Setup of run A:
==> flow/design.v (excerpt) <==
module bolt_exec(
    input logic clk,
    input logic rst,  
    input logic [31:0] instr,  
    input logic [31:0] rs1,  
    input logic [31:0] rs2,  
    input logic [31:0] pc,  
    output logic [31:0] result,  
    output logic [31:0] next_pc,  
    output logic branch,  
    output logic reg_wr,  
    output logic mem_wr,  
    output logic mem_rd  
);
For scale: ~4700 cells after synthesis, ~68 flip-flops, ~0.024 mm² of cells after synthesis.
clock: 6.54 ns
lec_check: 0
abc_area: 1
cap_margin: 40
cell_pad_in_sites_global_placement: 1
core_margin: 8
core_utilization: 60
cts_cluster_diameter: 185
cts_cluster_size: 22
gpl_timing_driven: 0
max_routing_layer: met4
min_routing_layer: met2
place_density: 0.48
setup_slack_margin: 0.5
slew_margin: 20
tns_end_percent: 60
run.sh (not shown) runs the stock make flow with config.mk's settings and CLKGATE_MAP_FILE=.
Run A did not finish: a tool error stopped it during global placement without I/O.
#### Input delta (run B over run A)
- CAP_MARGIN now 20, was 40
- MAX_ROUTING_LAYER no longer set, was met4
- ABC_AREA no longer set, was 1
- CELL_PAD_IN_SITES_GLOBAL_PLACEMENT no longer set, was 1
- GPL_TIMING_DRIVEN no longer set, was 0
- CORE_UTILIZATION now 28, was 60
- CORE_MARGIN now 2, was 8
- CTS_CLUSTER_SIZE no longer set, was 22
- CTS_CLUSTER_DIAMETER no longer set, was 185
- PLACE_DENSITY no longer set, was 0.48
- MIN_ROUTING_LAYER no longer set, was met2
- TNS_END_PERCENT no longer set, was 60
- the clock period (ns, I/O delays scaled along) now 6.5, was 6.54
### Flow results
Run B went all the way through the flow, and no timing, DRC or antenna check failed.
Taking run A as the reference, in run B synthesized cell count shows a reduction of 843, synthesized area has increased, parity-gate share of the synthesized area counting xor and xnor cells has decreased, area fraction in and, or, nand and nor cells after synthesis -19 points, horizontal die size increased by about 40% relative to the old numbers.
Effective utilization at floorplan, run B and run A, lower one = run B.
Going from run A to run B, the die area was enlarged.
When run B is measured against run A, its total core area turns out 120% higher.
In the flow results for run B and run A, the post-synth area from yosys stat is larger on run B.
From run A to run B the numbers moved as follows: portion of netlist area occupied by mux cells went up 4.5 points, cell count in the Yosys report went down 843.
Changes in run C relative to run B:
- changing CORE_UTILIZATION from 28 to 40
- changing the clock period (ns, I/O delays scaled along) from 6.5 to 6.72
Findings:
Per the comparison of run C with run B, quantity of gates resized following cts moved down, net count entering floorplan level, total design power moved down. | proportion of power drawn by combinational gates | run C vs run B | 1.6 points lower |. [run C vs run B] overall fraction of global-route tracks in use: higher in run C. The origin of the worst setup path comes out instr[29] in one run and rs1[1] in the other, namely in run C and run B respectively. Run C finished every stage and its layout cleared the timing, DRC and antenna checks.
For run D, these inputs were changed with respect to run C:
- CTS_CLUSTER_SIZE newly set to 100
- CORE_UTILIZATION changed from 40 to 72
- TNS_END_PERCENT newly set to 10
- ABC_AREA newly set to 1
- the clock period (ns, I/O delays scaled along) changed from 6.72 to 3.78
- No final results exist for run D, since it was stopped by error DPL-0038 during detailed placement.
- Of run C and run D, run C shows the higher die outline height, with run D below it.
- Diff run C -> run D | die area | down by more than a quarter
- Yosys synthesis chip area: run D < run C
- Compared with run C, run D shows a lower fraction of synthesized area in multiplexers.

========
== red ==
Starting RTL as in the previous note.
clock: 2.8 ns
lec_check: 0
cap_margin: 20
core_margin: 2
core_utilization: 72
cts_cluster_diameter: 387
cts_cluster_size: 91
place_density: 0.37
setup_slack_margin: 0.5
slew_margin: 20
tns_end_percent: 5
red: it failed during 3_5_place_dp, and the tool reported DPL-0038.
### red -> blue
# red
export LEC_CHECK = 0
export CAP_MARGIN = 20
export CORE_MARGIN = 2
export CORE_UTILIZATION = 72
export CTS_CLUSTER_DIAMETER = 387
export CTS_CLUSTER_SIZE = 91
export PLACE_DENSITY = 0.37
export SETUP_SLACK_MARGIN = 0.5
export SLEW_MARGIN = 20
export TNS_END_PERCENT = 5
create_clock -name core_clock -period 2.8 [get_ports {clk}]
# blue
export LEC_CHECK = 0
export CAP_MARGIN = 20
export CORE_MARGIN = 2
export CORE_UTILIZATION = 28
export CTS_CLUSTER_DIAMETER = 225
export CTS_CLUSTER_SIZE = 52
export SETUP_SLACK_MARGIN = 0.5
export SLEW_MARGIN = 20
export TNS_END_PERCENT = 5
create_clock -name core_clock -period 6.5 [get_ports {clk}]
==> results <==
blue finished all stages; the layout is clean.
Taking blue as 1.0, red lands at 1.5 on global placer's final weighted congestion.
Any difference in boundary pin count between blue and red is small enough to ignore.
Comparing red against blue, there is no change at all in post-synthesis area per instance.
Summary: with red as the reference, die area in blue moved up by more than 100%.
Fraction of the core area occupied by cells at floorplan: blue and red compared, higher one is red
Compared blue against red; post-synthesis sequential area ratio within noise.
Relative to red, the number of cell rows of blue is higher by about 60%.
Taking red as the reference, in blue async set or reset register ratio after synthesis comparable; die width now larger; cell area after synthesis comparable; standard cell core area now larger.
Here is what was changed in the inputs of green compared with blue.
# blue
export LEC_CHECK = 0
export CAP_MARGIN = 20
export CORE_MARGIN = 2
export CORE_UTILIZATION = 28
export CTS_CLUSTER_DIAMETER = 225
export CTS_CLUSTER_SIZE = 52
export SETUP_SLACK_MARGIN = 0.5
export SLEW_MARGIN = 20
export TNS_END_PERCENT = 5
create_clock -name core_clock -period 6.5 [get_ports {clk}]
# green
export LEC_CHECK = 0
export CAP_MARGIN = 20
export CORE_MARGIN = 2
export CORE_UTILIZATION = 50
export SETUP_SLACK_MARGIN = -0.46
export SLEW_MARGIN = 20
export TNS_END_PERCENT = 5
create_clock -name core_clock -period 4.5 [get_ports {clk}]
### Flow results
FAIL green @ 5_1_grt: tool exited with error
On number of instances in the synthesized netlist, blue and green are basically level.
STATUS sum of net half-perimeters after detailed placement: green wins against blue
For the weighted congestion at the end of routability-driven global placement, green came in 0.34 higher than blue did.
Diff blue -> green: chip area line of the yosys report has remained practically unchanged; worst setup slack after placement has decreased; initial core utilization has increased; buffers inserted during post-CTS setup optimization has increased.
[compare] base=blue new=green: fraction of registers with async set/reset comparable, number of cell rows went down 28.
Relative to green, the following input files were edited for orange:
# green
export LEC_CHECK = 0
export CAP_MARGIN = 20
export CORE_MARGIN = 2
export CORE_UTILIZATION = 50
export SETUP_SLACK_MARGIN = -0.46
export SLEW_MARGIN = 20
export TNS_END_PERCENT = 5
create_clock -name core_clock -period 4.5 [get_ports {clk}]
# orange
export LEC_CHECK = 0
export CAP_MARGIN = 20
export CORE_MARGIN = 2
export CORE_UTILIZATION = 28
export SETUP_SLACK_MARGIN = 0.5
export SLEW_MARGIN = 20
create_clock -name core_clock -period 6.11 [get_ports {clk}]
==> comparison <==
green and orange: one clean run, orange; the rest did not finish clean. On orange: pre-placement core utilization is 22 points lower than what green gave. What orange reported for die height has to be multiplied by 0.75 to get the figure for green. Compared with green, post-cts resize count in orange decreased by more than a quarter. Against green, area of the core region in orange rose by more than half.

========
Starting RTL as in the previous note.
==> flow/design.v (excerpt) <==
module bolt_exec(
    input logic clk,
    input logic rst,  
    input logic [31:0] instr,  
    input logic [31:0] rs1,  
    input logic [31:0] rs2,  
    input logic [31:0] pc,  
    output logic [31:0] result,  
    output logic [31:0] next_pc,  
    output logic branch,  
    output logic reg_wr,  
    output logic mem_wr,  
    output logic mem_rd  
);
Settings: LEC_CHECK=0, CAP_MARGIN=15, CELL_PAD_IN_SITES_DETAIL_PLACEMENT=2, CORE_MARGIN=9, CORE_UTILIZATION=28, CTS_CLUSTER_SIZE=53, HOLD_SLACK_MARGIN=0.19, MAX_ROUTING_LAYER=met4, MIN_ROUTING_LAYER=met2, PLACE_DENSITY_LB_ADDON=0.13, SLEW_MARGIN=10, TNS_END_PERCENT=95; clock period 3.64 ns.
The baseline failed in clock tree synthesis (4_1_cts) on DPL-0033.
Change:
Settings changed: CAP_MARGIN 15 to 20, CELL_PAD_IN_SITES_DETAIL_PLACEMENT 2 to unset, CORE_MARGIN 9 to 2, CORE_UTILIZATION 28 to 40, CTS_CLUSTER_SIZE 53 to unset, HOLD_SLACK_MARGIN 0.19 to unset, MAX_ROUTING_LAYER met4 to unset, MIN_ROUTING_LAYER met2 to unset, PLACE_DENSITY_LB_ADDON 0.13 to unset, SETUP_SLACK_MARGIN set to 1.03, SLEW_MARGIN 10 to 20, TNS_END_PERCENT 95 to 5.
Clock period 3.64 ns to 6.5 ns, I/O delays scaled along.
Result:
- The new run finished with timing, DRC and antenna clean
- area after synthesis is unchanged
- synthesized cell count does not change
- die size shrinks by 36%
Change:
Settings changed: CORE_UTILIZATION 40 to 52, SETUP_SLACK_MARGIN 1.03 to 0.5, TNS_END_PERCENT 5 to unset.
Clock period 6.5 ns to 6.72 ns, I/O delays scaled along.
Now the flow did not get past global routing (5_1_grt) on GRT-0116.
Area after synthesis is unchanged.
Die area came out lower by 23%.
Synthesized cell count does not change.
Change:
Settings changed: CORE_UTILIZATION 52 to 40, SETUP_SLACK_MARGIN 0.5 to 1.11, TNS_END_PERCENT set to 15.
Clock period 6.72 ns to 6.5 ns, I/O delays scaled along.
What happened: Now the flow completed without violations; synthesized area does not change; die area grows by 29%; synthesized cell count does not change.
Change:
Settings changed: CORE_UTILIZATION 40 to 58, SETUP_SLACK_MARGIN 1.11 to -0.53, TNS_END_PERCENT 15 to unset.
Clock period 6.5 ns to 5.39 ns, I/O delays scaled along.
=> Now the flow ended with an error in global routing (5_1_grt) (GRT-0116); synthesized cell count does not change; area after synthesis stays the same; die size came out lower by a quarter to a third.
Change:
Settings changed: CORE_UTILIZATION 58 to 50, SETUP_SLACK_MARGIN -0.53 to 0.5, TNS_END_PERCENT set to 35.
Clock period 5.39 ns to 5.64 ns, I/O delays scaled along.
What happened: The new run stopped in global routing (5_1_grt), error GRT-0116. Synthesized cell count is unchanged. Synthesized area is unchanged. Die area grows by 16%.

========
Setup of before:
Starting RTL as in the previous note.
Settings: LEC_CHECK=0, ABC_AREA=1, CAP_MARGIN=40, CELL_PAD_IN_SITES_GLOBAL_PLACEMENT=2, CORE_MARGIN=8, CORE_UTILIZATION=28, CTS_CLUSTER_SIZE=52, SETUP_SLACK_MARGIN=0.5, SLEW_MARGIN=20; clock period 8.15 ns.
before: all stages complete, timing, DRC and antenna checks passed
Edits applied to the flow inputs when going from before to after:
- an added PLACE_DENSITY of 0.42
- an added CORE_ASPECT_RATIO of 0.5
- a deleted CTS_CLUSTER_SIZE that had been 52
- a deleted CELL_PAD_IN_SITES_GLOBAL_PLACEMENT that had been 2
- a change of CAP_MARGIN from 40 to 20
- a change of CORE_MARGIN from 8 to 9
- a deleted ABC_AREA that had been 1
- a change of the clock period (ns, I/O delays scaled along) from 8.15 to 6.5
### Flow results
- Critical path depth in after vs before: down 30
- For before, the worst setup path startpoint was instr[1], unlike after, where it was instr[28].
- Of the two values seen for cell with the largest stage delay on the worst path, ha_1 was produced by before and o22ai_1 by after.
- u_alu.result[13]$_SDFFE_PP0P_ as the endpoint of the worst setup timing path was reported by after, and u_alu.result[19]$_SDFFE_PP0P_ by before.
- Lower wire length goes to before over after.
- after vs. before: via count normalized by instance count went up by 27%, final cell count has decreased, net count reported at finish decreased by about 7.5% relative to the old numbers.
Power is estimated from default activity; no workload was simulated.
